oak:
## main
module main(
    input clk,rst,start,
    input [3:0]ip,
    output reg [59:0]ans,
    output reg finish
    );
    parameter [6:0]addr_max=100;
    reg [59:0]max,adder;
    reg [3:0]bram[addr_max-1:0];
    reg [6:0]addr,index,index_max;
    reg [3:0]state;
    always @(posedge clk)
    begin
        if(rst)
        begin
            addr<=0;ans<=0;max<=0;
            index<=0;index_max<=addr_max-12;
            state<=0;
            finish<=1;
        end
        else 
        begin
            case(state)
            0:
            begin
                addr<=0;ans<=adder;max<=0;
                index<=0;index_max<=addr_max-12;
                if(start)
                begin
                    finish<=0;
                    state<=1;
                end
                else finish<=1;
            end
            1:
            begin
                if(addr>=addr_max)
                begin
                    state<=2;
                    addr<=0;
                end
                else 
                begin
                    bram[addr]<=ip;
                    addr<=addr+1;
                end
            end
            2:
            begin
                if(addr<=index_max) 
                begin
                    if(bram[addr]>max[3:0])
                    begin
                        index<=addr;    
                        max[3:0]<=bram[addr];
                    end
                    addr<=addr+1;
                end
                else
                begin
                    addr<=index+1;
                    if(index_max>=99)state<=0;
                    else 
                    begin
                        index_max<=index_max+1;       
                        max<=max<<4;
                    end
  ...
For scale: roughly 2800 cells after synthesis, about 550 flip-flops, roughly 68 I/O pins.
==> flow/config.mk <==
export PLATFORM = sky130hd
export DESIGN_NAME = main
export DESIGN_NICKNAME = main
export VERILOG_FILES = /design/flow/design.v
export SDC_FILE = /design/flow/constraint.sdc
export NUM_CORES = 4
export LEC_CHECK = 0
export ABC_AREA = 1
export CAP_MARGIN = 40
export CORE_ASPECT_RATIO = 1.41
export CORE_MARGIN = 2
export CORE_UTILIZATION = 72
export CTS_CLUSTER_DIAMETER = 388
export CTS_CLUSTER_SIZE = 17
export HOLD_SLACK_MARGIN = 0.29
export PLACE_DENSITY_LB_ADDON = 0.13
export SETUP_SLACK_MARGIN = 3.58
export SLEW_MARGIN = 10
==> flow/constraint.sdc <==
create_clock -name core_clock -period 13.5 [get_ports {clk}]
set_input_delay 2.7000 -clock core_clock [delete_from_list [all_inputs] [get_ports {clk}]]
set_output_delay 2.7000 -clock core_clock [all_outputs]
set_load 0.01 [all_outputs]
run.sh (not shown) runs the stock make flow with config.mk's settings and CLKGATE_MAP_FILE=.
To summarise oak: no stage aborted, but the layout did not pass its checks, failing on setup timing.
--- input diff oak..pine ---
Settings: removing PLACE_DENSITY_LB_ADDON (formerly 0.13); changing CORE_UTILIZATION from 72 to 40; removing HOLD_SLACK_MARGIN (formerly 0.29); removing CORE_ASPECT_RATIO (formerly 1.41); removing CTS_CLUSTER_SIZE (formerly 17); removing SETUP_SLACK_MARGIN (formerly 3.58); removing ABC_AREA (formerly 1); changing SLEW_MARGIN from 10 to 20; changing CAP_MARGIN from 40 to 20; removing CTS_CLUSTER_DIAMETER (formerly 388); changing the clock period (ns, I/O delays scaled along) from 13.5 to 24.2.
### Flow results
pine: all stages complete, timing, DRC and antenna checks passed. Taking pine over oak, the design internal power ratio works out to 0.65. Delta (pine minus oak): later-pin clock latency in the skew report up 70 ps, area after synthesis went down, combinational share of cell area down 0.67 points. Final cell area excluding filler cells: pine vs oak — no meaningful difference. Sum of routed wire length over all layers of pine falls short of that of oak by more than 10%. Total routing usage reported by global routing in pine is 16 points below oak. Register fraction of the total cell area essentially unchanged between oak and pine. Min path depth of the worst reg2reg path across pine and oak: pine. Relative to oak, tally of unique sky130hd cells used after synthesis increased by 20 in pine.
Modified inputs, birch compared to pine
Settings: swapping 40 for 58 in CORE_UTILIZATION; putting CTS_CLUSTER_SIZE at 14 where nothing was set; putting TNS_END_PERCENT at 5 where nothing was set; putting SETUP_SLACK_MARGIN at 2.23 where nothing was set; swapping 24.2 for 17.5 in the clock period (ns, I/O delays scaled along).
### Flow results
Total power: birch above pine. Taking pine as the reference, in birch global-route wire length before repair decreased by about 2% relative to the old numbers; peak supply drop went up. Changes observed in birch relative to pine: average wire per cell in the routed design went up by 4.5%, part of the total power dissipated in the clock network went up by 1.0 points, full die area went down by 0.020 mm2, routed wire length went down by 2.4%. Area of all placed cells without fillers sits higher in birch than in pine. Worst endpoint required time: higher on pine. [flow] birch | stages: complete | final checks: fail | reason: setup timing. Cell count (higher): pine.
## Diff of input files: maple against birch
Settings: CORE_UTILIZATION: 58 -> 72; CAP_MARGIN: 20 -> 40; ABC_AREA: unset -> 1; SETUP_SLACK_MARGIN: 2.23 -> -0.92; CTS_CLUSTER_SIZE: 14 -> 16; PLACE_DENSITY_LB_ADDON: unset -> 0.06; CTS_CLUSTER_DIAMETER: unset -> 388; TNS_END_PERCENT: 5 -> unset; the clock period (ns, I/O delays scaled along): 17.5 -> 13.5.
--- outcome ---
maple finished every stage; the final checks, however, were not passed, the failures being setup timing. maple vs birch: hold slack down. Re post-route clock skew: maple and birch aren't equal, and the higher value belongs to birch. Cell area ends up lower on maple. The higher fraction of the cycle the final worst path needs of maple and birch is in maple. Compared with birch, maple shows a higher total cells reported by yosys after synthesis. Diff birch -> maple: core utilization at floorplan shows an increase of 14 points, number of cells in the design after placement moved up, least setup slack across all paths after layout decreased 2050 ps, total die size decreased by 17% relative to the old numbers.
Setup changes, maple to cedar
Settings: CTS_CLUSTER_DIAMETER no longer set, was 388; SETUP_SLACK_MARGIN no longer set, was -0.92; CORE_UTILIZATION now 57, was 72; PLACE_DENSITY_LB_ADDON no longer set, was 0.06; CTS_CLUSTER_SIZE no longer set, was 16; CAP_MARGIN now 20, was 40; ABC_AREA no longer set, was 1; the clock period (ns, I/O delays scaled along) now 24.2, was 13.5.
==> comparison <==
Routed metal-1 wirelength in cedar vs maple: up 0.42%
Between cedar and maple, it is cedar whose total non-filler cell area in the finished layout is lower, by 1.1%.
cedar ended with every stage complete and zero timing, DRC or antenna violations.
cedar vs maple on share of final layout cell area taken by clock buffers and inverters: cedar is the higher one.
Diff maple -> cedar: final setup slack of the worst path shows an increase of 6350 ps; power in the clock group lost about 20%.
Power figures rest on the tool's default switching activity, not on a simulated workload.
